==> flow/design.v <==
module cpu(input clk, reset, input [15:0] i_mem_rddata, output logic o_mem_rd, o_mem_wr, output logic [15:0] o_mem_addr, o_mem_wrdata);
	logic ld_pc, pc_inc, ldpc7, Ain, Gin, AddSub, ldnz, ld_ir, ld_addr, ld_data, done;
	logic Gout, pcout, out8, s8out, s11out, wr, n, z;
	logic [15:0] buswire, wA, wG, wPC, wr0, wr1, wr2, wr3, wr4, wr5, wr6, wr7, sext_imm8, sext_imm11, IR, addr, data, sum;
	logic [7:0] Xreg, Yreg, Rin, Rout;
	logic [12:0] Sel;
	logic [7:0] imm8;
	logic [10:0] imm11;
	logic [4:0] inst;
	enum int unsigned
	{
		INIT,
		T0,
		T1,
		T2,
		T3,
		T4,
		T5,
		T6
	} state, nextstate;
	always @(posedge clk)
		if (reset)
			state <= INIT;
		else
			state <= nextstate;	
	always @(state, done)
	begin
		case (state)
			INIT:
				nextstate = T0;
			T0:  
				nextstate = T1;
			T1: begin
 				if (done) nextstate = T0;
 				else nextstate = T2;
 			end
			T2: 
 			begin
 				if (done) nextstate = T0;
				else nextstate = T3;
			end
	 		T3:  
	 		begin
				if (done) nextstate = T0;
 				else nextstate = T4;
 			end
			T4:  
			begin
 				if (done) nextstate = T0;
 				else nextstate = T5;
 			end
			T5:  
			begin
 				if (done) nextstate = T0;
 				else nextstate = T6;
 			end
 			T6: nextstate = T0;
			default: nextstate = INIT;
		endcase
	end
	always @(*)
	begin
		parameter 
		mv = 5'b0, add = 5'b1, sub = 5'b10, cmp = 5'b11, ld = 5'b100, st = 5'b101, 
		mvi = 5'b10000, addi = 5'b10001, subi = 5'b10010, cmpi = 5'b10011, mvhi = 5'b10110,
		jr = 5'b1000, jzr = 5'b1001, jnr = 5'b1010, callr = 5'b1100, 
		j = 5'b11000, jz = 5'b11001, jn = 5'b11010, call = 5'b11100;
		ld_pc = 0; pc_inc = 0; ldpc7 = 0; out8 = 0; Ain = 0; Gin = 0; AddSub = 0; ldnz = 0; 
		ld_ir = 0; ld_addr = 0; ld_data = 0; done = 0;
		Gout = 0; pcout = 0; s8out = 0; s11out = 0;
		o_mem_rd = 0; o_mem_wr = 0; wr = 0;
		Rin = 0;
		Rout = 0;
		case (state)
			INIT: begin
				ld_addr = 1;
				o_mem_rd = 1;
			end
			T0:  
				begin
					ld_ir = 1;
					pc_inc = 1;  
				end
			T1:
				case (inst)
					mv:
					begin
						Rout = Yreg;
						Rin = Xreg;
						ld_addr = 1;
					end
					add, sub, cmp: begin
						Rout = Xreg;
						Ain = 1;
					end
					ld, st: begin
						Rout = Yreg;
						wr = 1;
						ld_addr = 1;
					end
					mvi: begin
						s8out = 1;
						Rin = Xreg;
						ld_addr = 1;
					end
					addi, subi, cmpi: begin
						Rout = Xreg;
						Ain = 1;
					end
					mvhi: begin
						out8 = 1;
						Rin = Xreg;
						ld_addr = 1;
					end
					jr: begin
						Rout = Xreg;
						ld_pc = 1;
					end
					jzr: begin
						if (z) begin
							Rout = Xreg;
							ld_pc = 1;
						end
						else begin
							ld_addr = 1;
						end
					end
					jnr: begin
						if (n) begin
							Rout = Xreg;
							ld_pc = 1;
						end
						else begin
							ld_addr = 1;
						end					
					end
					callr: begin
						pcout = 1;
						Rin = 8'b10000000;
						ldpc7 = 1;
					end
					j: begin
						s11out = 1;
						Ain = 1;
					end
					jz: begin
						if (z) begin
							s11out = 1;
							Ain = 1;
						end
						else begin
							ld_addr = 1;
						end
					end
					jn: begin
						if (n) begin
							s11out = 1;
							Ain = 1;
						end
						else begin
							ld_addr = 1;
						end					
					end
					call: begin
						pcout = 1;
						Rin = 8'b10000000;
						ldpc7 = 1;
					end
					default: ;
			   endcase
			T2:
				case (inst)
					mv, mvi, mvhi:
					begin
						done = 1;
						o_mem_rd = 1;
					end
					add: begin
						Rout = Yreg;
						Gin = 1;
					end
					sub, cmp: begin
						Rout = Yreg;
						Gin = 1;
						AddSub = 1;
					end
					ld: begin
						o_mem_rd = 1;
					end
					st: begin
						Rout = Xreg;
						wr = 1;
						ld_data = 1;
					end
					addi: begin
						s8out = 1;
						Gin = 1;
					end
					subi, cmpi: begin
						s8out = 1;
						Gin = 1;
						AddSub = 1;	
					end
					jr: begin
						ld_addr = 1;
					end
					jzr: begin
						if (z) begin
							ld_addr = 1;
						end
						else begin
							done = 1;
							o_mem_rd = 1;
						end
					end
					jnr: begin
						if (n) begin
							ld_addr = 1;
						end
						else begin
							done = 1;
							o_mem_rd = 1;
						end					
					end
					callr: begin
						Rout = Xreg;
						ld_pc = 1;
					end
					j: begin
						pcout = 1;
						Gin = 1;
					end
					jz: begin
						if (z) begin
							pcout = 1;
							Gin = 1;
						end
						else begin
							done = 1;
							o_mem_rd = 1;
						end
					end
					jn: begin
						if (n) begin
							pcout = 1;
							Gin = 1;
						end
						else begin
							done = 1;
							o_mem_rd = 1;
						end					
					end
					call: begin
						s11out = 1;
						Ain = 1;
					end
					default: ;
			   endcase
			T3:
				case (inst)
					add, sub: begin
						Gout = 1;
						Rin = Xreg;
						ldnz = 1;
						ld_addr = 1;
					end
					cmp: begin
						Gout = 1;
						ldnz = 1;
						ld_addr = 1;
					end
					ld: begin
						Rout = 0;
						Rin = Xreg;
						ld_addr = 1;
					end
					st: begin
						o_mem_wr = 1;
					end
					addi, subi: begin
						Gout = 1;
						Rin = Xreg;
						ldnz = 1;
						ld_addr = 1;
					end
					cmpi: begin
						Gout = 1;
						ldnz = 1;
						ld_addr = 1;
					end
					jr, jzr, jnr: begin
						done = 1;
						o_mem_rd = 1;
					end
					callr: begin
						ld_addr = 1;
					end
					j, jz, jn: begin
						Gout = 1;
						ld_pc = 1;
					end
					call: begin
						pcout = 1;
						Gin = 1;
					end
					default: ;
			   endcase
			T4:
				case (inst)
					add, sub, cmp, ld, addi, subi, cmpi, callr: begin
						done = 1;
						o_mem_rd = 1;
					end
					cmp: begin
						Gout = 1;
						ldnz = 1;
						ld_addr = 1;
					end
					st: begin
						ld_addr = 1;
					end
					j, jz, jn: begin
						ld_addr = 1;
					end
					call: begin
						Gout = 1;
						ld_pc = 1;
					end
					default: ;
			   endcase
			T5:
				case (inst)
					st, j, jz, jn: begin
						done = 1;
						o_mem_rd = 1;
					end
					call: begin
						ld_addr = 1;
					end
					default: ;
			   endcase
			T6:
				case (inst)
					call: begin
						done = 1;
						o_mem_rd = 1;
					end
					default: ;
			   endcase
			default: ;
		endcase
	end
	assign inst = IR[4:0];
	assign imm8 = IR[15:8];
	assign imm11 = IR[15:5];
	dec3to8 decX (IR[7:5], 1'b1, Xreg);
	dec3to8 decY (IR[10:8], 1'b1, Yreg);
	regn IRreg (i_mem_rddata, ld_ir, clk, IR);	
	genpurp r0 (buswire, Rin[0], out8, 1'b0, clk, reset, wr0);
	genpurp r1 (buswire, Rin[1], out8, 1'b0, clk, reset, wr1);
	genpurp r2 (buswire, Rin[2], out8, 1'b0, clk, reset, wr2);
	genpurp r3 (buswire, Rin[3], out8, 1'b0, clk, reset, wr3);
	genpurp r4 (buswire, Rin[4], out8, 1'b0, clk, reset, wr4);
	genpurp r5 (buswire, Rin[5], out8, 1'b0, clk, reset, wr5);
	genpurp r6 (buswire, Rin[6], out8, 1'b0, clk, reset, wr6);
	genpurp r7 (buswire, Rin[7], out8, ldpc7, clk, reset, wr7);  
	pc_count pc(buswire, reset, clk, ld_pc, pc_inc, wPC);
	regn rA (buswire, Ain, clk, wA);
	regn rG (sum, Gin, clk, wG);
	regn raddr (addr, ld_addr, clk, o_mem_addr);
	regn rdata (data, ld_data, clk, o_mem_wrdata);
	always @(posedge clk) begin
	 	if (reset) begin
	 		n = 0;
	 		z = 0;
	 	end
	 	if (ldnz) begin
	 		n = buswire[15];
	 		z = (buswire == 16'b0) ? 1 : 0;
	 	end
	end
	always @(AddSub or wA or buswire)
		begin
		if (!AddSub)
			sum = wA + buswire;
	    else
			sum = wA - buswire;
		end
	assign addr = (wr) ? buswire : wPC;
	assign data = (wr) ? buswire : 16'b0;
	assign Sel = {Rout, Gout, pcout, out8, s8out, s11out};
	always @(*)
	begin
		if (Sel == 13'b1000000000000)
			buswire = wr7;
   	else if (Sel == 13'b100000000000)
			buswire = wr6;
		else if (Sel == 13'b10000000000)
			buswire = wr5;
		else if (Sel == 13'b1000000000)
			buswire = wr4;
		else if (Sel == 13'b100000000)
			buswire = wr3;
		else if (Sel == 10'b10000000)
			buswire = wr2;
		else if (Sel == 10'b1000000)
			buswire = wr1;
		else if (Sel == 10'b100000)
			buswire = wr0;
		else if (Sel == 10'b10000)
			buswire = wG;
		else if (Sel == 10'b1000)
			buswire = wPC;
		else if (Sel == 10'b100)
			buswire = {imm8, 8'b0};  
		else if (Sel == 10'b10)
			buswire = {{8{imm8[7]}}, imm8};  
		else if (Sel == 10'b1)
			buswire = 2*{{4{imm11[10]}}, imm11};  
   		else buswire = i_mem_rddata;
	end
endmodule
module dec3to8(input [2:0] in, input enable, output logic [7:0] Y);
	always @(in or enable)
	begin
		if (enable)
			case (in)
				3'b000: Y = 8'b1;
	   	   		3'b001: Y = 8'b10;
				3'b010: Y = 8'b100;
				3'b011: Y = 8'b1000;
				3'b100: Y = 8'b10000;
				3'b101: Y = 8'b100000;
				3'b110: Y = 8'b1000000;
				3'b111: Y = 8'b10000000;
			endcase
		else 
			Y = 8'b0;
	end
endmodule
module genpurp(input [15:0] R, input Rin, out8, ldpc7, clk, reset, output logic [15:0] Q);
	always @(posedge clk)
	 	if (reset)
	 		Q <= 16'b0;
	 	else if (out8 & Rin)
			Q <= Q + R;
		else if (Rin) 
			Q <= R;  
		else if (ldpc7)
			Q <= R;  
endmodule
module pc_count(input [15:0] R, input reset, Clock, ld_pc, pc_inc, output logic [15:0] Q);
	always @(posedge Clock)
	 	if (reset)
			Q <= 16'b0;
		else if (ld_pc)
			Q <= R;
		else if (pc_inc)
			Q <= Q + 2'b10;  
endmodule
module regn(R, Rin, Clock, Q);
	parameter n = 16;
	input [n-1:0] R;
	input Rin, Clock;
	output [n-1:0] Q;
	reg [n-1:0] Q;
	always @(posedge Clock)
	 	if (Rin)
			Q <= R;
endmodule
==> flow/run.sh <==
#!/bin/bash
# the make line also repeats each setting of config.mk as NAME=value (left out here)
make -C /OpenROAD-flow-scripts/flow DESIGN_CONFIG=/design/flow/config.mk WORK_HOME=/design/flow/orfs CLKGATE_MAP_FILE= finish
==> flow/config.mk <==
export PLATFORM = sky130hd
export DESIGN_NAME = cpu
export DESIGN_NICKNAME = cpu
export VERILOG_FILES = /design/flow/design.v
export SDC_FILE = /design/flow/constraint.sdc
export NUM_CORES = 4
export LEC_CHECK = 0
export ABC_AREA = 1
export CAP_MARGIN = 20
export CELL_PAD_IN_SITES_GLOBAL_PLACEMENT = 1
export CORE_ASPECT_RATIO = 0.67
export CORE_MARGIN = 2
export CORE_UTILIZATION = 40
export CTS_CLUSTER_SIZE = 66
export HOLD_SLACK_MARGIN = 0.12
export SLEW_MARGIN = 20
export TNS_END_PERCENT = 45
==> flow/constraint.sdc <==
create_clock -name core_clock -period 11.0 [get_ports {clk}]
set_input_delay 2.2000 -clock core_clock [delete_from_list [all_inputs] [get_ports {clk}]]
set_output_delay 2.2000 -clock core_clock [all_outputs]
set_load 0.01 [all_outputs]
==> summary.rpt, run 1 <==
RUN METRICS
----------------------------------------------------
[Die]
  Row count ........................ 64
  Die Ht ........................ 181.4 um
  Floorplan die area ........................ 48750 um2
  Starting utilization of the core area ........................ 40.87%
  Ports ........................ 52
  Die X-Extent ........................ 268.8 um
  Core footprint ........................ 45960 um2

[Synth]
  Most numerous cell in the Yosys netlist ........................ sky130_fd_sc_hd__nand2_1
  Fraction of the mapped netlist area in simple logic gates ........................ 24.45%
  Portion of netlist area occupied by mux cells ........................ 0%
  Gate count of the mapped netlist ........................ 2616
  Avg Synthesized Cell Area ........................ 7.181 um2
  Total of warnings raised by yosys ........................ 5
  Leading cell types by total area after synthesis ........................ sky130_fd_sc_hd__dfxtp_1 18%, sky130_fd_sc_hd__edfxtp_1 13%, sky130_fd_sc_hd__nand2_1 13%, sky130_fd_sc_hd__ha_1 9.3%, sky130_fd_sc_hd__a21oi_1 8.6%
  Most instantiated flip-flop cell in the synthesis netlist ........................ sky130_fd_sc_hd__dfxtp_1
  Net count after synthesis ........................ 2782
  Post-synthesis xor/xnor area fraction ........................ 5.875%
  EDFF count, synth ........................ 82
  Yosys synthesis chip area ........................ 18790 um2
  Cell variety after synth ........................ 60
  Post-synthesis async set-or-reset flop share ........................ 0%
  Max-area cell share ........................ 18.22%
  Ys flops ........................ 253
  Aoi share ........................ 20.43%
  Leading post-synthesis cells by instance count ........................ 643 x sky130_fd_sc_hd__nand2_1, 324 x sky130_fd_sc_hd__a21oi_1, 236 x sky130_fd_sc_hd__inv_1, 171 x sky130_fd_sc_hd__dfxtp_1, 146 x sky130_fd_sc_hd__nor2_1
  Top logic cell family in the synthesized netlist ........................ simple AND/OR/NAND/NOR gates
  Mapped Area ........................ 18790 um2
  Synthesized-area fraction occupied by adder cells ........................ 10.22%
  Cell total in the yosys stat output ........................ 2616
  Fraction of the yosys area taken by sequential cells ........................ 31.33%
  Cell taking the most area after synthesis ........................ sky130_fd_sc_hd__dfxtp_1

[STA]
  Worst setup skew after layout ........................ 0.02425 ns
  Max-slew violations ........................ 0
  Final tally of hold violations ........................ 0
  Setup-failing EPs final ........................ 0
  Setup repair after global routing missed its margin ........................ no
  Max-slew headroom ........................ 26.01%
  Hold slack ........................ 0.4884 ns
  Peak Freq ........................ 122.1 MHz
  Final critical-path share of the clock period ........................ 74.46%
  Slew @ Worst Pin ........................ 1.107 ns
  Post-route setup TNS ........................ 0 ns
  Final critical delay including setup and external delays ........................ 8.190 ns

[Routing]
  DR DRC count ........................ 0
  Ant diodes ........................ 0
  Antenna Violating Nets Remaining ........................ 0
  Routed wire length ........................ 71.93 mm
  Drt pass-1 iters ........................ 7
  WL/cell ........................ 21.94 um
  Number of DRC markers in iteration 0 ........................ 1992
  Vias per std cell ........................ 5.549
  Total via count after detailed routing ........................ 18200

[CTS]
  Number of CTS-inserted buffers ........................ 30
  CTS tree ........................ done
  Skew-Pair Late Insertion Delay ........................ 0.59 ns
  # clock sinks ........................ 253
  Clock edge transition at the registers on the reported setup and hold paths ........................ 0.07 ns
  Maximum buffer depth of the clock tree ........................ 3
  H-tree depth ........................ 1
  Post-CTS repair timing setup buffer count ........................ 0
  CTS hold repair buffers ........................ 0
  Post-CTS Resized ........................ 0
  Master cell of the clock root buffer ........................ sky130_fd_sc_hd__clkbuf_16

[GRT]
  Number of global-route vias before repair ........................ 16800
  Global-route wire length before repair ........................ 108.3 mm
  Total routing usage reported by global routing ........................ 29.42%
  Gr ovfl total ........................ 0
  Antenna violations before repair ........................ 0
  Pin count of the biggest net entering global routing ........................ 69

[Critical path]
  Critical path depth ........................ 43
  R2R Path Start ........................ IRreg.Q[4]$_DFFE_PP_
  Data arrival at the endpoint of the critical path ........................ 8.54 ns
  Biggest cell delay along the critical path ........................ 0.84 ns
  Data required time of the worst path ........................ 11.35 ns
  Critical Path Slowest Stage Cell ........................ sky130_fd_sc_hd__inv_1
  Critical path endpoint category ........................ flop
  Crit start category ........................ flop
  Worst reg2reg setup slack ........................ 2.81 ns
  Top cell family by delay on the critical path ........................ simple AND/OR/NAND/NOR gates
  Max Fanout on Critical Path ........................ 20
  Kind of critical path ........................ reg -> reg
  Path depth of the worst reg2reg path ........................ 43
  Origin of the worst setup path ........................ IRreg.Q[4]$_DFFE_PP_
  Cell occurring most often along the worst timing path ........................ sky130_fd_sc_hd__nand2_1
  Crit Reg-Reg Endpoint ........................ rG.Q[15]$_DFFE_PP_
  Critical Path End ........................ rG.Q[15]$_DFFE_PP_
  Buffers & Inverters on Critical Path ........................ 5

[Place]
  GPL Wtd Cong ........................ 0.9221
  Cell Area, Placed ........................ 19870 um2
  IO buf count ........................ 51
  Dpl hpwl ........................ 53.93 mm

[Outcome]
  Run status ........................ no timing/DRC/antenna violations

[Cells and area]
  Signed area change from the synthesized netlist to the final layout ........................ 11.56%
  Filler cell count ........................ 4758
  Fin area ........................ 20960 um2
  Nets@finish ........................ 2794
  Combined area of the multi-input logic cells ........................ 11470 um2
  Sequential cell area in the final layout ........................ 5886 um2

[Min path]
  Hold worst-path end ........................ r0.Q[11]$_SDFFE_PP0P_
  Worst min path class ........................ reg -> reg
  Min-Delay Startpoint ........................ r0.Q[11]$_SDFFE_PP0P_
  Cell depth of the worst min-delay path ........................ 2

[Power]
  Switching fraction of total power ........................ 29.53%
  Net switching power figure ........................ 0.7512 mW
  Clock group ........................ 1.13 mW
  Flop pwr share ........................ 39.3%
  Pleak ........................ 9.677 nW
  Highest-power group ........................ clock
  Internal power ........................ 1.793 mW
  Portion of total power attributed to the clock network ........................ 44.4%
  Comb pwr share ........................ 16.3%
  Pwr dens ........................ 121.4 nW/um2
  Peak VDD IR ........................ 0.1058 mV
  Flip-flop and latch power ........................ 0.999 mW
  Power dissipated in combinational cells ........................ 0.415 mW

[Job]
  Max Cap Violations ........................ 0
  Total tool warning count ........................ 29

----------------------------------------------------
-- metal layers --
layer	vias to the layer above	part of all wire, %	global-route usage, %
met1	8623	53	47.92
met5	-	0	0
li1	8907	-	-
met4	0	1.7	5.089
met2	595	37	38.40
met3	71	8.4	6.781
-- cell type report --
| type | count | share of cell area (%) |
|---|---|---|
| clock inverter | 15 | 1.122 |
| sequential | 253 | 28.08 |
| tap | 627 | 3.743 |
| multi-input combinational | 2001 | 54.72 |
| timing repair buffer | 86 | 3.678 |
| inverter | 256 | 4.585 |
| clock buffer | 41 | 4.072 |
-- metrics by stage --
stage	instances	power (mW)	setup WS (ns)	utilization (%)
4_1_cts	3279	2.561	2.973	45.60
3_5_place_dp	3223	1.427	3.015	43.23
6_report	3279	2.544	2.810	45.60
3_3_place_gp	3223	1.427	3.124	43.23
2_1_floorplan	2616	1.281	4.656	-
5_1_grt	3279	2.641	2.131	45.60
==> run 2, diff against run 1 <==
- CELL_PAD_IN_SITES_GLOBAL_PLACEMENT: 1 -> unset
- CORE_ASPECT_RATIO: 0.67 -> 0.69
- CORE_UTILIZATION: 40 -> 72
- CTS_CLUSTER_DIAMETER: unset -> 310
- CTS_CLUSTER_SIZE: 66 -> 99
- HOLD_SLACK_MARGIN: 0.12 -> unset
- PLACE_DENSITY: unset -> 0.42
- SETUP_SLACK_MARGIN: unset -> -0.3
- TNS_END_PERCENT: 45 -> 10
- clock period: 11.0 -> 3.11 ns (I/O delays scaled with it)
==> summary.rpt, run 2 <==
FLOW METRICS REPORT
----------------------------------------------------
[Synth]
  Portion of netlist area occupied by mux cells ........................ 0%
  Mapped Area ........................ 18790 um2
  Net count after synthesis ........................ 2782
  Most numerous cell in the Yosys netlist ........................ sky130_fd_sc_hd__nand2_1
  Max-area cell share ........................ 18.22%
  Leading post-synthesis cells by instance count ........................ 643 x sky130_fd_sc_hd__nand2_1, 324 x sky130_fd_sc_hd__a21oi_1, 236 x sky130_fd_sc_hd__inv_1, 171 x sky130_fd_sc_hd__dfxtp_1, 146 x sky130_fd_sc_hd__nor2_1
  Total of warnings raised by yosys ........................ 5
  Most instantiated flip-flop cell in the synthesis netlist ........................ sky130_fd_sc_hd__dfxtp_1
  Top logic cell family in the synthesized netlist ........................ simple AND/OR/NAND/NOR gates
  Leading cell types by total area after synthesis ........................ sky130_fd_sc_hd__dfxtp_1 18%, sky130_fd_sc_hd__edfxtp_1 13%, sky130_fd_sc_hd__nand2_1 13%, sky130_fd_sc_hd__ha_1 9.3%, sky130_fd_sc_hd__a21oi_1 8.6%
  Synthesized-area fraction occupied by adder cells ........................ 10.22%
  Post-synthesis xor/xnor area fraction ........................ 5.875%
  Yosys synthesis chip area ........................ 18790 um2
  Cell total in the yosys stat output ........................ 2616
  Cell taking the most area after synthesis ........................ sky130_fd_sc_hd__dfxtp_1
  EDFF count, synth ........................ 82
  Aoi share ........................ 20.43%
  Fraction of the yosys area taken by sequential cells ........................ 31.33%
  Gate count of the mapped netlist ........................ 2616
  Cell variety after synth ........................ 60
  Ys flops ........................ 253
  Fraction of the mapped netlist area in simple logic gates ........................ 24.45%
  Post-synthesis async set-or-reset flop share ........................ 0%
  Avg Synthesized Cell Area ........................ 7.181 um2

[Place]
  Post-placement setup slack ........................ -3.560 ns
  Dpl hpwl ........................ 64.78 mm
  IO buf count ........................ 51
  GPL Wtd Cong ........................ 1.103
  Cell Area, Placed ........................ 24230 um2
  Post-Place Cells ........................ 3531

[Die]
  Row count ........................ 49
  Die X-Extent ........................ 198.5 um
  Floorplan die area ........................ 27420 um2
  Starting utilization of the core area ........................ 72.61%
  Die Ht ........................ 138.2 um
  Core footprint ........................ 25870 um2
  Ports ........................ 52

[Outcome]
  Stopped at ........................ clock tree synthesis
  First error message ........................ [ERROR DPL-0038] Utilization greater than 100%, impossible to legalize
  Run status ........................ did not finish

----------------------------------------------------
==> run 3, diff against run 2 <==
- CELL_PAD_IN_SITES_DETAIL_PLACEMENT: unset -> 0
- CORE_ASPECT_RATIO: 0.69 -> unset
- CORE_UTILIZATION: 72 -> 59
- CTS_CLUSTER_DIAMETER: 310 -> unset
- CTS_CLUSTER_SIZE: 99 -> 19
- HOLD_SLACK_MARGIN: unset -> 0.12
- MAX_ROUTING_LAYER: unset -> met4
- PLACE_DENSITY: 0.42 -> unset
- SETUP_SLACK_MARGIN: -0.3 -> unset
- TNS_END_PERCENT: 10 -> 90
- clock period: 3.11 -> 1.41 ns (I/O delays scaled with it)
==> summary.rpt, run 3 <==
FLOW METRICS REPORT
----------------------------------------------------
[Place]
  Dpl hpwl ........................ 55.81 mm
  Cell Area, Placed ........................ 25500 um2
  IO buf count ........................ 51
  GPL Wtd Cong ........................ 1.028

[CTS]
  Number of CTS-inserted buffers ........................ 30
  Master cell of the clock root buffer ........................ sky130_fd_sc_hd__clkbuf_16
  H-tree depth ........................ 1
  Maximum buffer depth of the clock tree ........................ 3
  # clock sinks ........................ 253

[Synth]
  Leading post-synthesis cells by instance count ........................ 643 x sky130_fd_sc_hd__nand2_1, 324 x sky130_fd_sc_hd__a21oi_1, 236 x sky130_fd_sc_hd__inv_1, 171 x sky130_fd_sc_hd__dfxtp_1, 146 x sky130_fd_sc_hd__nor2_1
  Post-synthesis xor/xnor area fraction ........................ 5.875%
  Synthesized-area fraction occupied by adder cells ........................ 10.22%
  Cell taking the most area after synthesis ........................ sky130_fd_sc_hd__dfxtp_1
  Fraction of the mapped netlist area in simple logic gates ........................ 24.45%
  Cell total in the yosys stat output ........................ 2616
  Max-area cell share ........................ 18.22%
  Avg Synthesized Cell Area ........................ 7.181 um2
  Yosys synthesis chip area ........................ 18790 um2
  Leading cell types by total area after synthesis ........................ sky130_fd_sc_hd__dfxtp_1 18%, sky130_fd_sc_hd__edfxtp_1 13%, sky130_fd_sc_hd__nand2_1 13%, sky130_fd_sc_hd__ha_1 9.3%, sky130_fd_sc_hd__a21oi_1 8.6%
  Aoi share ........................ 20.43%
  Mapped Area ........................ 18790 um2
  Post-synthesis async set-or-reset flop share ........................ 0%
  Most instantiated flip-flop cell in the synthesis netlist ........................ sky130_fd_sc_hd__dfxtp_1
  Gate count of the mapped netlist ........................ 2616
  Top logic cell family in the synthesized netlist ........................ simple AND/OR/NAND/NOR gates
  Total of warnings raised by yosys ........................ 5
  Fraction of the yosys area taken by sequential cells ........................ 31.33%
  Ys flops ........................ 253
  EDFF count, synth ........................ 82
  Net count after synthesis ........................ 2782
  Cell variety after synth ........................ 60
  Portion of netlist area occupied by mux cells ........................ 0%
  Most numerous cell in the Yosys netlist ........................ sky130_fd_sc_hd__nand2_1

[Outcome]
  Stopped at ........................ global routing
  First error message ........................ [ERROR GRT-0232] Routing congestion too high. Check the congestion heatmap in the GUI.
  Run status ........................ did not finish

[Die]
  Floorplan die area ........................ 33280 um2
  Die Ht ........................ 182.4 um
  Row count ........................ 65
  Die X-Extent ........................ 182.4 um
  Starting utilization of the core area ........................ 59.69%
  Ports ........................ 52
  Core footprint ........................ 31470 um2

[GRT]
  Total routing usage reported by global routing ........................ 87.58%
  Gr ovfl total ........................ 424

----------------------------------------------------
==> run 3: repair_timing <==
action | in CTS
setup endpoints to repair | 329
hold buffers | 1
pin swaps | 103
resized | 193
endpoints found under the hold margin | 9
buffers inserted | 73
cloned | 0
==> run 3: per-layer routing <==
layer / overflow / global-route usage [%]
met2: 256 / 100.6
met3: 40 / 73.62
met1: 8 / 83.93
met5: - / -
met4: 120 / 91.97
==> run 3: stage by stage <==
stage          hold slack [ns]  worst slack (ns)  utilization, %  total power, mW  std cells
4_1_cts                 0.2835            -4.612           87.95            20.24       3819
3_5_place_dp            0.5055            -4.984           81.03            12.44       3697
3_3_place_gp            0.5109            -4.791           81.03            12.24       3697
2_1_floorplan           0.3097            -4.315               -            10.13       2616
==> run 4, diff against run 3 <==
- CORE_UTILIZATION: 59 -> 71
- CTS_CLUSTER_DIAMETER: unset -> 236
- HOLD_SLACK_MARGIN: 0.12 -> -0.08
- MAX_ROUTING_LAYER: met4 -> unset
- PLACE_DENSITY: unset -> 0.62
- SETUP_SLACK_MARGIN: unset -> -0.09
- clock period: 1.41 -> 5.61 ns (I/O delays scaled with it)
==> summary.rpt, run 4 <==
FLOW METRICS REPORT
----------------------------------------------------
[Outcome]
  Run status ........................ did not finish
  Stopped at ........................ global routing
  First error message ........................ [ERROR GRT-0116] Global routing finished with congestion. Check the congestion regions in the DRC Viewer.

[Die]
  Ports ........................ 52
  Floorplan die area ........................ 27780 um2
  Die X-Extent ........................ 166.7 um
  Die Ht ........................ 166.7 um
  Core footprint ........................ 25980 um2
  Starting utilization of the core area ........................ 72.29%
  Row count ........................ 59

[Synth]
  EDFF count, synth ........................ 82
  Aoi share ........................ 20.43%
  Net count after synthesis ........................ 2782
  Cell total in the yosys stat output ........................ 2616
  Max-area cell share ........................ 18.22%
  Total of warnings raised by yosys ........................ 5
  Synthesized-area fraction occupied by adder cells ........................ 10.22%
  Yosys synthesis chip area ........................ 18790 um2
  Ys flops ........................ 253
  Fraction of the yosys area taken by sequential cells ........................ 31.33%
  Cell taking the most area after synthesis ........................ sky130_fd_sc_hd__dfxtp_1
  Post-synthesis xor/xnor area fraction ........................ 5.875%
  Leading cell types by total area after synthesis ........................ sky130_fd_sc_hd__dfxtp_1 18%, sky130_fd_sc_hd__edfxtp_1 13%, sky130_fd_sc_hd__nand2_1 13%, sky130_fd_sc_hd__ha_1 9.3%, sky130_fd_sc_hd__a21oi_1 8.6%
  Avg Synthesized Cell Area ........................ 7.181 um2
  Portion of netlist area occupied by mux cells ........................ 0%
  Most numerous cell in the Yosys netlist ........................ sky130_fd_sc_hd__nand2_1
  Fraction of the mapped netlist area in simple logic gates ........................ 24.45%
  Most instantiated flip-flop cell in the synthesis netlist ........................ sky130_fd_sc_hd__dfxtp_1
  Leading post-synthesis cells by instance count ........................ 643 x sky130_fd_sc_hd__nand2_1, 324 x sky130_fd_sc_hd__a21oi_1, 236 x sky130_fd_sc_hd__inv_1, 171 x sky130_fd_sc_hd__dfxtp_1, 146 x sky130_fd_sc_hd__nor2_1
  Top logic cell family in the synthesized netlist ........................ simple AND/OR/NAND/NOR gates
  Cell variety after synth ........................ 60
  Mapped Area ........................ 18790 um2
  Post-synthesis async set-or-reset flop share ........................ 0%
  Gate count of the mapped netlist ........................ 2616

[Place]
  IO buf count ........................ 51
  Dpl hpwl ........................ 49.20 mm
  GPL Wtd Cong ........................ 1.057
  Post-Place Cells ........................ 3232

[GRT]
  Total routing usage reported by global routing ........................ 73.40%
  Gr ovfl total ........................ 10

[CTS]
  H-tree depth ........................ 1
  CTS hold repair buffers ........................ 0
  Master cell of the clock root buffer ........................ sky130_fd_sc_hd__clkbuf_16
  Number of CTS-inserted buffers ........................ 17
  # clock sinks ........................ 253
  Maximum buffer depth of the clock tree ........................ 3

----------------------------------------------------
-- run 4: per-stage QoR --
| step | TNS, ns | power, mW | worst slack (ns) | cell area (um2) |
|---|---|---|---|---|
| after global placement | -3.117 | 2.890 | -0.3191 | 21900 |
| after CTS | -4.459 | 4.267 | -0.4212 | 24330 |
| after floorplan | -0.1427 | 2.523 | -0.1427 | 18900 |
| after detailed placement | -10.65 | 2.932 | -0.6426 | 21900 |
-- run 4: metal layers --
layer / GRT usage (%) / overflow
met5: 14.43 / 0
met4: 72.49 / 4
met3: 54.28 / 1
met2: 92.98 / 5
met1: 74.60 / 0
-- run 4: repair_timing --
item,in CTS
gates resized,259
pin swaps,124
setup endpoints to repair,38
setup buffers,133
hold endpoints to repair,0
==> run 5, diff against run 4 <==
- ABC_AREA: 1 -> 0
- CAP_MARGIN: 20 -> 10
- CELL_PAD_IN_SITES_GLOBAL_PLACEMENT: unset -> 2
- CORE_ASPECT_RATIO: unset -> 1.53
- CORE_MARGIN: 2 -> 3
- CORE_UTILIZATION: 71 -> 61
- CTS_CLUSTER_DIAMETER: 236 -> 238
- CTS_CLUSTER_SIZE: 19 -> unset
- GPL_TIMING_DRIVEN: unset -> 1
- HOLD_SLACK_MARGIN: -0.08 -> unset
- MIN_ROUTING_LAYER: unset -> met1
- PLACE_DENSITY: 0.62 -> unset
- PLACE_DENSITY_LB_ADDON: unset -> 0.21
- SETUP_SLACK_MARGIN: -0.09 -> 0.0
- TNS_END_PERCENT: 90 -> unset
- clock period: 5.61 -> 4.35 ns (I/O delays scaled with it)
==> summary.rpt, run 5 <==
FLOW METRICS REPORT
----------------------------------------------------
[Synth]
  Gate count of the mapped netlist ........................ 2187
  Cell taking the most area after synthesis ........................ sky130_fd_sc_hd__dfxtp_1
  Post-synthesis async set-or-reset flop share ........................ 0%
  EDFF count, synth ........................ 82
  Leading cell types by total area after synthesis ........................ sky130_fd_sc_hd__dfxtp_1 18%, sky130_fd_sc_hd__edfxtp_1 13%, sky130_fd_sc_hd__ha_1 9.3%, sky130_fd_sc_hd__a211oi_1 5.3%, sky130_fd_sc_hd__nor2_1 5.2%
  Most instantiated flip-flop cell in the synthesis netlist ........................ sky130_fd_sc_hd__dfxtp_1
  Aoi share ........................ 27.79%
  Leading post-synthesis cells by instance count ........................ 260 x sky130_fd_sc_hd__nor2_1, 171 x sky130_fd_sc_hd__dfxtp_1, 164 x sky130_fd_sc_hd__a21oi_1, 139 x sky130_fd_sc_hd__ha_1, 131 x sky130_fd_sc_hd__a211oi_1
  Synthesized-area fraction occupied by adder cells ........................ 10.26%
  Ys flops ........................ 253
  Portion of netlist area occupied by mux cells ........................ 1.151%
  Fraction of the yosys area taken by sequential cells ........................ 31.47%
  Most numerous cell in the Yosys netlist ........................ sky130_fd_sc_hd__nor2_1
  Fraction of the mapped netlist area in simple logic gates ........................ 18.14%
  Top logic cell family in the synthesized netlist ........................ AND-OR/OR-AND gates
  Cell total in the yosys stat output ........................ 2187
  Net count after synthesis ........................ 2353
  Yosys synthesis chip area ........................ 18700 um2
  Total of warnings raised by yosys ........................ 5
  Cell variety after synth ........................ 109
  Mapped Area ........................ 18700 um2
  Max-area cell share ........................ 18.31%
  Avg Synthesized Cell Area ........................ 8.551 um2
  Post-synthesis xor/xnor area fraction ........................ 6.557%

[Die]
  Floorplan die area ........................ 32840 um2
  Core footprint ........................ 29960 um2
  Row count ........................ 78
  Starting utilization of the core area ........................ 62.42%
  Die Ht ........................ 222.6 um
  Die X-Extent ........................ 147.6 um

[Outcome]
  Run status ........................ did not finish
  Stopped at ........................ global placement without I/O
  First error message ........................ [ERROR FLW-0024] Place density exceeds 1.0 (current PLACE_DENSITY_LB_ADDON =  0.21). Please check if the value of  PLACE_DENSITY_LB_ADDON is between 0 and 0.99.

----------------------------------------------------
==> run 6, diff against run 5 <==
- ABC_AREA: 0 -> unset
- CAP_MARGIN: 10 -> 20
- CELL_PAD_IN_SITES_DETAIL_PLACEMENT: 0 -> unset
- CELL_PAD_IN_SITES_GLOBAL_PLACEMENT: 2 -> unset
- CORE_ASPECT_RATIO: 1.53 -> unset
- CORE_MARGIN: 3 -> 2
- CORE_UTILIZATION: 61 -> 65
- CTS_CLUSTER_DIAMETER: 238 -> 40
- GPL_TIMING_DRIVEN: 1 -> unset
- MIN_ROUTING_LAYER: met1 -> unset
- PLACE_DENSITY_LB_ADDON: 0.21 -> unset
- SETUP_SLACK_MARGIN: 0.0 -> 0.92
- clock period: 4.35 -> 7.5 ns (I/O delays scaled with it)
==> summary.rpt, run 6 <==
RUN METRICS
----------------------------------------------------
[Outcome]
  Run status ........................ no timing/DRC/antenna violations

[Place]
  GPL Wtd Cong ........................ 1.029
  Dpl hpwl ........................ 48.54 mm
  Post-placement setup slack ........................ 0.2346 ns
  Post-Place Cells ........................ 2578
  IO buf count ........................ 51

[Routing]
  Antenna Violating Nets Remaining ........................ 0
  Total via count after detailed routing ........................ 19400
  Ant diodes ........................ 0
  Number of DRC markers in iteration 0 ........................ 2463
  Routed wire length ........................ 69.00 mm
  Drt pass-1 iters ........................ 8
  DR DRC count ........................ 0
  Vias per std cell ........................ 7.158
  WL/cell ........................ 25.46 um

[Synth]
  Leading cell types by total area after synthesis ........................ sky130_fd_sc_hd__dfxtp_1 18%, sky130_fd_sc_hd__edfxtp_1 13%, sky130_fd_sc_hd__ha_1 9.3%, sky130_fd_sc_hd__a211oi_1 5.3%, sky130_fd_sc_hd__nor2_1 5.2%
  Gate count of the mapped netlist ........................ 2187
  Aoi share ........................ 27.79%
  Top logic cell family in the synthesized netlist ........................ AND-OR/OR-AND gates
  Avg Synthesized Cell Area ........................ 8.551 um2
  Cell variety after synth ........................ 109
  Most numerous cell in the Yosys netlist ........................ sky130_fd_sc_hd__nor2_1
  Total of warnings raised by yosys ........................ 5
  Mapped Area ........................ 18700 um2
  Yosys synthesis chip area ........................ 18700 um2
  Cell total in the yosys stat output ........................ 2187
  Most instantiated flip-flop cell in the synthesis netlist ........................ sky130_fd_sc_hd__dfxtp_1
  Fraction of the mapped netlist area in simple logic gates ........................ 18.14%
  Ys flops ........................ 253
  Synthesized-area fraction occupied by adder cells ........................ 10.26%
  Post-synthesis async set-or-reset flop share ........................ 0%
  Portion of netlist area occupied by mux cells ........................ 1.151%
  Max-area cell share ........................ 18.31%
  EDFF count, synth ........................ 82
  Cell taking the most area after synthesis ........................ sky130_fd_sc_hd__dfxtp_1
  Leading post-synthesis cells by instance count ........................ 260 x sky130_fd_sc_hd__nor2_1, 171 x sky130_fd_sc_hd__dfxtp_1, 164 x sky130_fd_sc_hd__a21oi_1, 139 x sky130_fd_sc_hd__ha_1, 131 x sky130_fd_sc_hd__a211oi_1
  Net count after synthesis ........................ 2353
  Fraction of the yosys area taken by sequential cells ........................ 31.47%
  Post-synthesis xor/xnor area fraction ........................ 6.557%

[Critical path]
  Biggest cell delay along the critical path ........................ 0.51 ns
  R2R Path Start ........................ IRreg.Q[0]$_DFFE_PP_
  Crit start category ........................ flop
  Kind of critical path ........................ reg -> reg
  Data required time of the worst path ........................ 7.89 ns
  Worst reg2reg setup slack ........................ 1.01 ns
  Critical Path End ........................ r3.Q[15]$_SDFFE_PP0P_
  Origin of the worst setup path ........................ IRreg.Q[0]$_DFFE_PP_
  Critical path depth ........................ 28
  Critical path endpoint category ........................ flop
  Max Fanout on Critical Path ........................ 14
  Path depth of the worst reg2reg path ........................ 28
  Buffers & Inverters on Critical Path ........................ 5
  Data arrival at the endpoint of the critical path ........................ 6.88 ns
  Top cell family by delay on the critical path ........................ AND-OR/OR-AND gates
  Critical Path Slowest Stage Cell ........................ sky130_fd_sc_hd__edfxtp_1
  Crit Reg-Reg Endpoint ........................ r3.Q[15]$_SDFFE_PP0P_

[GRT]
  Global-route track usage on met2 ........................ 71.45%
  Antenna violations before repair ........................ 0
  Number of global-route vias before repair ........................ 18360
  Global-route met1 utilization ........................ 55.28%
  Met3 track demand over resource ........................ 8.640%
  Global-route wire length before repair ........................ 104.5 mm
  Top Usage Layer GRT ........................ met2
  Total routing usage reported by global routing ........................ 44.06%
  Pin count of the biggest net entering global routing ........................ 95
  Gr ovfl total ........................ 0

[Cells and area]
  Non-filler instance count after layout ........................ 2710
  Nets@finish ........................ 2462
  Signed area change from the synthesized netlist to the final layout ........................ 18.97%

[STA]
  Final critical delay including setup and external delays ........................ 6.490 ns
  Setup repair after global routing missed its margin ........................ yes
  Final critical-path share of the clock period ........................ 86.54%
  Max-slew violations ........................ 0
  Hold slack ........................ 0.4856 ns
  Worst setup skew after layout ........................ 0.01742 ns
  Final tally of hold violations ........................ 0
  Peak Freq ........................ 154.1 MHz
  Max-slew headroom ........................ 22.63%
  Setup-failing EPs final ........................ 0
  Post-route setup TNS ........................ 0 ns
  Slew @ Worst Pin ........................ 1.161 ns
  Slack of the critical path ........................ 1.010 ns

[Die]
  Die Ht ........................ 173.6 um
  Die X-Extent ........................ 173.6 um
  Row count ........................ 62
  Core footprint ........................ 28550 um2
  Ports ........................ 52
  Floorplan die area ........................ 30140 um2
  Starting utilization of the core area ........................ 65.51%

[CTS]
  Clock edge transition at the registers on the reported setup and hold paths ........................ 0.05 ns
  Number of CTS-inserted buffers ........................ 38
  # clock sinks ........................ 253
  CTS tree ........................ done
  Master cell of the clock root buffer ........................ sky130_fd_sc_hd__clkbuf_16
  Maximum buffer depth of the clock tree ........................ 3
  H-tree depth ........................ 2
  Skew-Pair Late Insertion Delay ........................ 0.55 ns

[Min path]
  Worst min path class ........................ reg -> reg
  Hold worst-path end ........................ r2.Q[0]$_SDFFE_PP0P_
  Min-Delay Startpoint ........................ r2.Q[0]$_SDFFE_PP0P_
  Cell depth of the worst min-delay path ........................ 2

[Power]
  Power dissipated in combinational cells ........................ 0.596 mW
  Pwr dens ........................ 174.4 nW/um2
  Net switching power figure ........................ 1.115 mW
  Pleak ........................ 9.010 nW
  Overall power of the completed layout ........................ 3.881 mW
  Comb pwr share ........................ 15.4%
  Switching fraction of total power ........................ 28.74%
  Flop pwr share ........................ 38.0%
  Portion of total power attributed to the clock network ........................ 46.6%
  Clock group ........................ 1.81 mW
  Peak VDD IR ........................ 0.1671 mV
  Flip-flop and latch power ........................ 1.47 mW
  Internal power ........................ 2.765 mW
  Highest-power group ........................ clock

[Job]
  Total tool warning count ........................ 31
  Max Cap Violations ........................ 0

----------------------------------------------------
==> run 6: through the flow <==
stage / util, % / area [um2]
after floorplan: - / 18700
after global placement: 69.08 / 19720
after detailed placement: 69.08 / 19720
after CTS: 75.23 / 21480
after global routing: 77.94 / 22250
final: 77.94 / 22250
==> run 6: area by class of cell <==
cell class,instances,area (um2)
clock inverters,21,242.7
clock buffers,49,1033
well taps,384,480.5
multi-input cells,1730,12720
inverters,87,330.3
fillers,2006,6299
repair buffers,186,1553
flip-flops and latches,253,5892
==> run 6: what timing repair did <==
| action | 4_1_cts | 5_1_grt |
|---|---|---|
| setup endpoints to repair | 52 | 47 |
| pin swaps | 7 | 29 |
| setup buffers | 28 | 33 |
| cloned | 1 | 0 |
| hold buffers | 0 | 0 |
| gates resized | 55 | 135 |
==> run 6: metal layers <==
metal  part of all wire, %  up-vias
li1                      -     8451
met1                    37     9062
met2                    45     1484
met3                    12      399
met4                   6.7        2
met5                 0.077        -
==> run 7, diff against run 6 <==
- ABC_AREA: unset -> 0
- CAP_MARGIN: 20 -> 0
- CORE_UTILIZATION: 65 -> 69
- CTS_CLUSTER_DIAMETER: 40 -> 251
- CTS_CLUSTER_SIZE: unset -> 20
- SETUP_SLACK_MARGIN: 0.92 -> -0.51
- TNS_END_PERCENT: unset -> 70
- clock period: 7.5 -> 5.63 ns (I/O delays scaled with it)
==> summary.rpt, run 7 <==
RUN METRICS
----------------------------------------------------
[Outcome]
  Run status ........................ failed layout checks
  SO Faults ........................ negative setup slack

[Synth]
  Fraction of the mapped netlist area in simple logic gates ........................ 18.14%
  Most numerous cell in the Yosys netlist ........................ sky130_fd_sc_hd__nor2_1
  Top logic cell family in the synthesized netlist ........................ AND-OR/OR-AND gates
  Portion of netlist area occupied by mux cells ........................ 1.151%
  EDFF count, synth ........................ 82
  Cell total in the yosys stat output ........................ 2187
  Total of warnings raised by yosys ........................ 5
  Mapped Area ........................ 18700 um2
  Cell taking the most area after synthesis ........................ sky130_fd_sc_hd__dfxtp_1
  Leading cell types by total area after synthesis ........................ sky130_fd_sc_hd__dfxtp_1 18%, sky130_fd_sc_hd__edfxtp_1 13%, sky130_fd_sc_hd__ha_1 9.3%, sky130_fd_sc_hd__a211oi_1 5.3%, sky130_fd_sc_hd__nor2_1 5.2%
  Avg Synthesized Cell Area ........................ 8.551 um2
  Max-area cell share ........................ 18.31%
  Synthesized-area fraction occupied by adder cells ........................ 10.26%
  Leading post-synthesis cells by instance count ........................ 260 x sky130_fd_sc_hd__nor2_1, 171 x sky130_fd_sc_hd__dfxtp_1, 164 x sky130_fd_sc_hd__a21oi_1, 139 x sky130_fd_sc_hd__ha_1, 131 x sky130_fd_sc_hd__a211oi_1
  Aoi share ........................ 27.79%
  Post-synthesis xor/xnor area fraction ........................ 6.557%
  Gate count of the mapped netlist ........................ 2187
  Fraction of the yosys area taken by sequential cells ........................ 31.47%
  Ys flops ........................ 253
  Cell variety after synth ........................ 109
  Net count after synthesis ........................ 2353
  Yosys synthesis chip area ........................ 18700 um2
  Post-synthesis async set-or-reset flop share ........................ 0%
  Most instantiated flip-flop cell in the synthesis netlist ........................ sky130_fd_sc_hd__dfxtp_1

[Critical path]
  Cell occurring most often along the worst timing path ........................ sky130_fd_sc_hd__buf_4
  Crit start category ........................ flop
  Biggest cell delay along the critical path ........................ 0.45 ns
  Origin of the worst setup path ........................ IRreg.Q[3]$_DFFE_PP_
  Critical path endpoint category ........................ flop
  Critical path depth ........................ 33
  Crit Reg-Reg Endpoint ........................ rG.Q[14]$_DFFE_PP_
  Data required time of the worst path ........................ 5.90 ns
  Path depth of the worst reg2reg path ........................ 33
  Buffers & Inverters on Critical Path ........................ 11
  Kind of critical path ........................ reg -> reg
  Critical Path Slowest Stage Cell ........................ sky130_fd_sc_hd__edfxtp_1
  R2R Path Start ........................ IRreg.Q[3]$_DFFE_PP_
  Worst reg2reg setup slack ........................ -0.82 ns
  Critical Path End ........................ rG.Q[14]$_DFFE_PP_
  Data arrival at the endpoint of the critical path ........................ 6.72 ns
  Max Fanout on Critical Path ........................ 7
  Top cell family by delay on the critical path ........................ AND-OR/OR-AND gates

[Power]
  Portion of total power attributed to the clock network ........................ 29.5%
  Switching fraction of total power ........................ 31.30%
  Power dissipated in combinational cells ........................ 1.06 mW
  Flip-flop and latch power ........................ 1.95 mW
  Peak VDD IR ........................ 0.1942 mV
  Internal power ........................ 2.935 mW
  Pwr dens ........................ 175.7 nW/um2
  Highest-power group ........................ sequential cells
  Overall power of the completed layout ........................ 4.273 mW
  Clock group ........................ 1.26 mW
  Net switching power figure ........................ 1.337 mW
  Pleak ........................ 10.44 nW
  Comb pwr share ........................ 24.9%
  Flop pwr share ........................ 45.6%

[CTS]
  Skew-Pair Late Insertion Delay ........................ 0.54 ns
  # clock sinks ........................ 253
  Master cell of the clock root buffer ........................ sky130_fd_sc_hd__clkbuf_16
  CTS tree ........................ done
  Maximum buffer depth of the clock tree ........................ 3
  Clock edge transition at the registers on the reported setup and hold paths ........................ 0.11 ns
  CTS hold repair buffers ........................ 0
  H-tree depth ........................ 1
  Number of CTS-inserted buffers ........................ 16

[STA]
  Post-route setup TNS ........................ -26.12 ns
  Max-slew violations ........................ 0
  Max-slew headroom ........................ 27.84%
  Peak Freq ........................ 155.1 MHz
  Slack of the critical path ........................ -0.8190 ns
  Final tally of hold violations ........................ 0
  Setup repair after global routing missed its margin ........................ yes
  Final critical-path share of the clock period ........................ 114.5%
  Slew @ Worst Pin ........................ 1.055 ns
  Worst setup skew after layout ........................ 0.02577 ns
  Final critical delay including setup and external delays ........................ 6.449 ns
  Hold slack ........................ 0.4994 ns
  Setup-failing EPs final ........................ 62

[Die]
  Die Ht ........................ 168.6 um
  Die X-Extent ........................ 168.6 um
  Row count ........................ 60
  Floorplan die area ........................ 28430 um2
  Ports ........................ 52
  Starting utilization of the core area ........................ 69.78%
  Core footprint ........................ 26800 um2

[Place]
  IO buf count ........................ 51
  Cell Area, Placed ........................ 22440 um2
  Post-Place Cells ........................ 2893
  Dpl hpwl ........................ 52.96 mm
  GPL Wtd Cong ........................ 1.129
  Post-placement setup slack ........................ -1.044 ns

[Min path]
  Worst min path class ........................ reg -> reg
  Hold worst-path end ........................ r2.Q[0]$_SDFFE_PP0P_
  Cell depth of the worst min-delay path ........................ 2
  Min-Delay Startpoint ........................ r2.Q[0]$_SDFFE_PP0P_

[GRT]
  Antenna violations before repair ........................ 7
  Number of global-route vias before repair ........................ 21070
  Pin count of the biggest net entering global routing ........................ 79
  Gr ovfl total ........................ 0
  Total routing usage reported by global routing ........................ 49.92%
  Global-route wire length before repair ........................ 112.3 mm

[Routing]
  WL/cell ........................ 27.15 um
  Total via count after detailed routing ........................ 22470
  Antenna Violating Nets Remaining ........................ 0
  Vias per std cell ........................ 7.553
  Drt pass-1 iters ........................ 12
  Number of DRC markers in iteration 0 ........................ 3748
  DR DRC count ........................ 0
  Routed wire length ........................ 80.77 mm

[Cells and area]
  Non-filler instance count after layout ........................ 2975
  Core utilization of the finished layout ........................ 90.72%
  Fin area ........................ 24310 um2
  Nets@finish ........................ 2792
  Signed area change from the synthesized netlist to the final layout ........................ 30.01%

[Job]
  Total tool warning count ........................ 31
  Max Cap Violations ........................ 0

----------------------------------------------------
[run 7: what timing repair did]
| item | 4_1_cts | 5_1_grt |
|---|---|---|
| pin swaps | 26 | 60 |
| gates resized | 90 | 143 |
| setup buffers | 31 | 35 |
| cloned | 2 | 0 |
| endpoints found under the hold margin | 0 | 0 |
| endpoints found under the setup margin | 49 | 50 |
[run 7: area by class of cell]
type                    instances  area, um2
repair buffers                537       4282
flip-flops and latches        253       5887
diodes                          1      2.502
inverters                      87      332.8
multi-input cells            1731      12920
well taps                     341      426.7
clock buffers                  24      451.7
fillers                      1172       2487
clock inverters                 1      8.758
[run 7: layer usage]
| layer | track usage, % | wire length (um) | part of all wire (%) | vias to the layer above |
|---|---|---|---|---|
| li1 | - | - | - | 9102 |
| met1 | 57.96 | 26100 | 32 | 10200 |
| met2 | 80.89 | 34300 | 42 | 2253 |
| met3 | 11.81 | 11380 | 14 | 907 |
| met4 | 36.73 | 8965 | 11 | 6 |
| met5 | 0 | 29 | 0.036 | - |
==> run 8, diff against run 7 <==
- ABC_AREA: 0 -> 1
- CELL_PAD_IN_SITES_DETAIL_PLACEMENT: unset -> 0
- CORE_UTILIZATION: 69 -> 71
- CTS_CLUSTER_DIAMETER: 251 -> 236
- CTS_CLUSTER_SIZE: 20 -> 19
- HOLD_SLACK_MARGIN: unset -> -0.08
- PLACE_DENSITY_LB_ADDON: unset -> 0.06
- SETUP_SLACK_MARGIN: -0.51 -> 2.14
- TNS_END_PERCENT: 70 -> 90
- clock period: 5.63 -> 7.54 ns (I/O delays scaled with it)
==> summary.rpt, run 8 <==
FLOW METRICS REPORT
----------------------------------------------------
[Die]
  Die Ht ........................ 166.7 um
  Die X-Extent ........................ 166.7 um
  Ports ........................ 52
  Floorplan die area ........................ 27780 um2
  Core footprint ........................ 25980 um2
  Row count ........................ 59
  Starting utilization of the core area ........................ 72.29%

[Outcome]
  First error message ........................ [ERROR GRT-0232] Routing congestion too high. Check the congestion heatmap in the GUI.
  Run status ........................ did not finish
  Stopped at ........................ global routing

[Synth]
  Post-synthesis async set-or-reset flop share ........................ 0%
  Portion of netlist area occupied by mux cells ........................ 0%
  Leading cell types by total area after synthesis ........................ sky130_fd_sc_hd__dfxtp_1 18%, sky130_fd_sc_hd__edfxtp_1 13%, sky130_fd_sc_hd__nand2_1 13%, sky130_fd_sc_hd__ha_1 9.3%, sky130_fd_sc_hd__a21oi_1 8.6%
  Gate count of the mapped netlist ........................ 2616
  Mapped Area ........................ 18790 um2
  Aoi share ........................ 20.43%
  Most numerous cell in the Yosys netlist ........................ sky130_fd_sc_hd__nand2_1
  Ys flops ........................ 253
  Avg Synthesized Cell Area ........................ 7.181 um2
  Most instantiated flip-flop cell in the synthesis netlist ........................ sky130_fd_sc_hd__dfxtp_1
  EDFF count, synth ........................ 82
  Fraction of the yosys area taken by sequential cells ........................ 31.33%
  Total of warnings raised by yosys ........................ 5
  Cell total in the yosys stat output ........................ 2616
  Synthesized-area fraction occupied by adder cells ........................ 10.22%
  Yosys synthesis chip area ........................ 18790 um2
  Post-synthesis xor/xnor area fraction ........................ 5.875%
  Fraction of the mapped netlist area in simple logic gates ........................ 24.45%
  Net count after synthesis ........................ 2782
  Top logic cell family in the synthesized netlist ........................ simple AND/OR/NAND/NOR gates
  Leading post-synthesis cells by instance count ........................ 643 x sky130_fd_sc_hd__nand2_1, 324 x sky130_fd_sc_hd__a21oi_1, 236 x sky130_fd_sc_hd__inv_1, 171 x sky130_fd_sc_hd__dfxtp_1, 146 x sky130_fd_sc_hd__nor2_1
  Cell variety after synth ........................ 60
  Max-area cell share ........................ 18.22%
  Cell taking the most area after synthesis ........................ sky130_fd_sc_hd__dfxtp_1

[Place]
  IO buf count ........................ 51
  Cell Area, Placed ........................ 19620 um2
  GPL Wtd Cong ........................ 1.044
  Dpl hpwl ........................ 44.88 mm
  Post-placement setup slack ........................ 0.3899 ns

[CTS]
  H-tree depth ........................ 1
  Master cell of the clock root buffer ........................ sky130_fd_sc_hd__clkbuf_16
  Number of CTS-inserted buffers ........................ 17
  Maximum buffer depth of the clock tree ........................ 3
  # clock sinks ........................ 253

[GRT]
  Gr ovfl total ........................ 283
  Total routing usage reported by global routing ........................ 83.30%

----------------------------------------------------
-- run 8: stage by stage --
stage | hold WS, ns | util (%) | instances
CTS | 0.4875 | 91.51 | 3245
detailed placement | 0.4770 | 75.49 | 2935
global placement | 0.4672 | 75.49 | 2935
floorplan | 0.4455 | - | 2616
-- run 8: layer usage --
layer  GRT overflow  track usage (%)
met1              5            82.51
met2            157            98.37
met3              6            69.25
met4            113            86.24
met5              2            35.65
-- run 8: repair_timing --
action,in CTS
pin swaps,185
hold buffers,0
endpoints found under the setup margin,113
hold endpoints to repair,0
resized,393
setup buffers,282
gates cloned,1
==> run 9, diff against run 8 <==
- CELL_PAD_IN_SITES_DETAIL_PLACEMENT: 0 -> unset
- CORE_UTILIZATION: 71 -> 72
- CTS_CLUSTER_DIAMETER: 236 -> 395
- CTS_CLUSTER_SIZE: 19 -> 100
- HOLD_SLACK_MARGIN: -0.08 -> -0.04
- PLACE_DENSITY_LB_ADDON: 0.06 -> 0.01
- SETUP_SLACK_MARGIN: 2.14 -> unset
- TNS_END_PERCENT: 90 -> 10
- clock period: 7.54 -> 4.41 ns (I/O delays scaled with it)
==> summary.rpt, run 9 <==
FLOW METRICS REPORT
----------------------------------------------------
[Outcome]
  Stopped at ........................ global routing
  First error message ........................ [ERROR GRT-0116] Global routing finished with congestion. Check the congestion regions in the DRC Viewer.
  Run status ........................ did not finish

[CTS]
  Number of CTS-inserted buffers ........................ 6
  # clock sinks ........................ 253
  Master cell of the clock root buffer ........................ sky130_fd_sc_hd__clkbuf_16
  Maximum buffer depth of the clock tree ........................ 3
  H-tree depth ........................ 1

[Synth]
  Post-synthesis async set-or-reset flop share ........................ 0%
  Fraction of the mapped netlist area in simple logic gates ........................ 24.45%
  Leading cell types by total area after synthesis ........................ sky130_fd_sc_hd__dfxtp_1 18%, sky130_fd_sc_hd__edfxtp_1 13%, sky130_fd_sc_hd__nand2_1 13%, sky130_fd_sc_hd__ha_1 9.3%, sky130_fd_sc_hd__a21oi_1 8.6%
  Avg Synthesized Cell Area ........................ 7.181 um2
  Aoi share ........................ 20.43%
  Fraction of the yosys area taken by sequential cells ........................ 31.33%
  EDFF count, synth ........................ 82
  Most numerous cell in the Yosys netlist ........................ sky130_fd_sc_hd__nand2_1
  Gate count of the mapped netlist ........................ 2616
  Yosys synthesis chip area ........................ 18790 um2
  Portion of netlist area occupied by mux cells ........................ 0%
  Max-area cell share ........................ 18.22%
  Cell taking the most area after synthesis ........................ sky130_fd_sc_hd__dfxtp_1
  Leading post-synthesis cells by instance count ........................ 643 x sky130_fd_sc_hd__nand2_1, 324 x sky130_fd_sc_hd__a21oi_1, 236 x sky130_fd_sc_hd__inv_1, 171 x sky130_fd_sc_hd__dfxtp_1, 146 x sky130_fd_sc_hd__nor2_1
  Net count after synthesis ........................ 2782
  Cell variety after synth ........................ 60
  Most instantiated flip-flop cell in the synthesis netlist ........................ sky130_fd_sc_hd__dfxtp_1
  Ys flops ........................ 253
  Post-synthesis xor/xnor area fraction ........................ 5.875%
  Total of warnings raised by yosys ........................ 5
  Mapped Area ........................ 18790 um2
  Synthesized-area fraction occupied by adder cells ........................ 10.22%
  Top logic cell family in the synthesized netlist ........................ simple AND/OR/NAND/NOR gates
  Cell total in the yosys stat output ........................ 2616

[Die]
  Starting utilization of the core area ........................ 72.71%
  Core footprint ........................ 25840 um2
  Floorplan die area ........................ 27400 um2
  Row count ........................ 59
  Die Ht ........................ 165.5 um
  Die X-Extent ........................ 165.5 um
  Ports ........................ 52

[Place]
  Dpl hpwl ........................ 53.13 mm
  IO buf count ........................ 51
  Cell Area, Placed ........................ 22980 um2
  GPL Wtd Cong ........................ 1.067

[GRT]
  Gr ovfl total ........................ 226
  Total routing usage reported by global routing ........................ 85.26%

----------------------------------------------------
## run 9: repair_timing
item,4_1_cts
hold buffers,0
setup buffers,86
gates resized,265
pin swaps,110
endpoints found under the hold margin,0
endpoints found under the setup margin,143
## run 9: through the flow
step | TNS (ns) | instances | setup slack [ns] | total power [mW] | hold WS (ns)
after detailed placement | -133.16 | 3364 | -1.985 | 3.875 | 0.4767
after CTS | -101.72 | 3457 | -1.680 | 4.978 | 0.5017
after floorplan | -35.00 | 2616 | -1.315 | 3.221 | 0.4455
after global placement | -92.14 | 3364 | -1.536 | 3.787 | 0.4675
## run 9: metal layers
layer	track usage, %	GRT overflow
met1	83.87	3
met2	98.42	136
met3	73.58	5
met4	88.17	82
met5	44.51	0
==> run 10, diff against run 9 <==
- CAP_MARGIN: 0 -> 20
- CORE_UTILIZATION: 72 -> 42
- CTS_CLUSTER_DIAMETER: 395 -> 367
- CTS_CLUSTER_SIZE: 100 -> 16
- HOLD_SLACK_MARGIN: -0.04 -> unset
- MAX_ROUTING_LAYER: unset -> met5
- PLACE_DENSITY: unset -> 0.5
- PLACE_DENSITY_LB_ADDON: 0.01 -> unset
- TNS_END_PERCENT: 10 -> 5
- clock period: 4.41 -> 5.91 ns (I/O delays scaled with it)
==> summary.rpt, run 10 <==
RUN METRICS
----------------------------------------------------
[Outcome]
  Run status ........................ failed layout checks
  SO Faults ........................ negative setup slack

[Power]
  Flip-flop and latch power ........................ 1.85 mW
  Internal power ........................ 2.838 mW
  Net switching power figure ........................ 1.317 mW
  Overall power of the completed layout ........................ 4.155 mW
  Highest-power group ........................ sequential cells
  Power dissipated in combinational cells ........................ 1.00 mW
  Comb pwr share ........................ 24.1%
  Pwr dens ........................ 174.1 nW/um2
  Peak VDD IR ........................ 0.1711 mV
  Flop pwr share ........................ 44.6%
  Clock group ........................ 1.30 mW
  Portion of total power attributed to the clock network ........................ 31.2%
  Pleak ........................ 11.18 nW
  Switching fraction of total power ........................ 31.69%

[Place]
  Post-placement setup slack ........................ -0.5909 ns
  IO buf count ........................ 51
  GPL Wtd Cong ........................ 0.9576
  Post-Place Cells ........................ 3490
  Cell Area, Placed ........................ 22140 um2
  Dpl hpwl ........................ 53.79 mm

[Cells and area]
  Non-filler instance count after layout ........................ 3565
  Nets@finish ........................ 3128
  Sequential cell area in the final layout ........................ 5886 um2
  Combined area of the multi-input logic cells ........................ 12240 um2
  Filler cell count ........................ 4296
  Core utilization of the finished layout ........................ 53.95%
  Signed area change from the synthesized netlist to the final layout ........................ 27.01%
  Fin area ........................ 23860 um2

[Synth]
  Cell total in the yosys stat output ........................ 2616
  Cell variety after synth ........................ 60
  Portion of netlist area occupied by mux cells ........................ 0%
  Leading post-synthesis cells by instance count ........................ 643 x sky130_fd_sc_hd__nand2_1, 324 x sky130_fd_sc_hd__a21oi_1, 236 x sky130_fd_sc_hd__inv_1, 171 x sky130_fd_sc_hd__dfxtp_1, 146 x sky130_fd_sc_hd__nor2_1
  Net count after synthesis ........................ 2782
  Avg Synthesized Cell Area ........................ 7.181 um2
  Top logic cell family in the synthesized netlist ........................ simple AND/OR/NAND/NOR gates
  Synthesized-area fraction occupied by adder cells ........................ 10.22%
  Fraction of the yosys area taken by sequential cells ........................ 31.33%
  Most numerous cell in the Yosys netlist ........................ sky130_fd_sc_hd__nand2_1
  Most instantiated flip-flop cell in the synthesis netlist ........................ sky130_fd_sc_hd__dfxtp_1
  Aoi share ........................ 20.43%
  EDFF count, synth ........................ 82
  Max-area cell share ........................ 18.22%
  Yosys synthesis chip area ........................ 18790 um2
  Leading cell types by total area after synthesis ........................ sky130_fd_sc_hd__dfxtp_1 18%, sky130_fd_sc_hd__edfxtp_1 13%, sky130_fd_sc_hd__nand2_1 13%, sky130_fd_sc_hd__ha_1 9.3%, sky130_fd_sc_hd__a21oi_1 8.6%
  Ys flops ........................ 253
  Mapped Area ........................ 18790 um2
  Total of warnings raised by yosys ........................ 5
  Post-synthesis xor/xnor area fraction ........................ 5.875%
  Post-synthesis async set-or-reset flop share ........................ 0%
  Cell taking the most area after synthesis ........................ sky130_fd_sc_hd__dfxtp_1
  Gate count of the mapped netlist ........................ 2616
  Fraction of the mapped netlist area in simple logic gates ........................ 24.45%

[Routing]
  Drt pass-1 iters ........................ 5
  DR DRC count ........................ 0
  Antenna Violating Nets Remaining ........................ 0
  WL/cell ........................ 19.79 um
  Vias per std cell ........................ 5.423
  Number of DRC markers in iteration 0 ........................ 1484
  Ant diodes ........................ 0
  Routed wire length ........................ 70.55 mm
  Total via count after detailed routing ........................ 19330

[Critical path]
  Crit Reg-Reg Endpoint ........................ rG.Q[15]$_DFFE_PP_
  Critical Path End ........................ rG.Q[15]$_DFFE_PP_
  Critical path endpoint category ........................ flop
  Data arrival at the endpoint of the critical path ........................ 6.38 ns
  Crit start category ........................ flop
  R2R Path Start ........................ IRreg.Q[0]$_DFFE_PP_
  Biggest cell delay along the critical path ........................ 0.37 ns
  Data required time of the worst path ........................ 6.22 ns
  Max Fanout on Critical Path ........................ 8
  Cell occurring most often along the worst timing path ........................ sky130_fd_sc_hd__nand2_1
  Buffers & Inverters on Critical Path ........................ 11
  Worst reg2reg setup slack ........................ -0.15 ns
  Critical Path Slowest Stage Cell ........................ sky130_fd_sc_hd__edfxtp_1
  Origin of the worst setup path ........................ IRreg.Q[0]$_DFFE_PP_
  Kind of critical path ........................ reg -> reg
  Path depth of the worst reg2reg path ........................ 45
  Top cell family by delay on the critical path ........................ simple AND/OR/NAND/NOR gates
  Critical path depth ........................ 45

[GRT]
  Total routing usage reported by global routing ........................ 29.89%
  Gr ovfl total ........................ 0
  Global-route wire length before repair ........................ 108.7 mm
  Pin count of the biggest net entering global routing ........................ 69
  Antenna violations before repair ........................ 0
  Number of global-route vias before repair ........................ 19030

[Die]
  Row count ........................ 77
  Floorplan die area ........................ 46440 um2
  Ports ........................ 52
  Core footprint ........................ 44220 um2
  Die Ht ........................ 215.5 um
  Starting utilization of the core area ........................ 42.48%
  Die X-Extent ........................ 215.5 um

[STA]
  Setup repair after global routing missed its margin ........................ yes
  Setup-failing EPs final ........................ 4
  Final tally of hold violations ........................ 0
  Max-slew headroom ........................ 30.22%
  Worst setup skew after layout ........................ 0.03476 ns
  Hold slack ........................ 0.4853 ns
  Peak Freq ........................ 164.9 MHz
  Final critical-path share of the clock period ........................ 102.6%
  Max-slew violations ........................ 0
  Post-route setup TNS ........................ -0.2080 ns
  Slew @ Worst Pin ........................ 1.036 ns
  Final critical delay including setup and external delays ........................ 6.063 ns
  Slack of the critical path ........................ -0.1532 ns

[CTS]
  CTS tree ........................ done
  CTS hold repair buffers ........................ 0
  # clock sinks ........................ 253
  Clock edge transition at the registers on the reported setup and hold paths ........................ 0.08 ns
  Master cell of the clock root buffer ........................ sky130_fd_sc_hd__clkbuf_16
  Maximum buffer depth of the clock tree ........................ 3
  Skew-Pair Late Insertion Delay ........................ 0.55 ns
  H-tree depth ........................ 1
  Number of CTS-inserted buffers ........................ 19

[Job]
  Max Cap Violations ........................ 0
  Total tool warning count ........................ 29

[Min path]
  Cell depth of the worst min-delay path ........................ 2
  Hold worst-path end ........................ r2.Q[8]$_SDFFE_PP0P_
  Min-Delay Startpoint ........................ r2.Q[8]$_SDFFE_PP0P_
  Worst min path class ........................ reg -> reg

----------------------------------------------------
run 10: per-layer routing:
metal	routed length, um	track usage, %	part of all wire [%]	vias to the layer above
li1	-	-	-	9563
met1	31690	39.12	45	9167
met3	2675	2.311	3.8	134
met4	2509	10.41	3.6	0
met2	33680	51.86	48	470
met5	0	0	0	-
run 10: area by class of cell:
cell class | count | area share, %
well taps | 592 | 3.105
multi-input cells | 2002 | 51.29
clock inverters | 2 | 0.05769
inverters | 256 | 4.085
flip-flops and latches | 253 | 24.67
repair buffers | 430 | 14.63
clock buffers | 30 | 2.166
run 10: repair_timing:
action | in CTS | in global routing
endpoints found under the setup margin | 30 | 55
setup buffers | 26 | 16
pin swaps | 41 | 36
gates cloned | 1 | 0
hold endpoints to repair | 0 | 0
resized | 101 | 119
Power figures rest on the tool's default switching activity, not on a simulated workload.
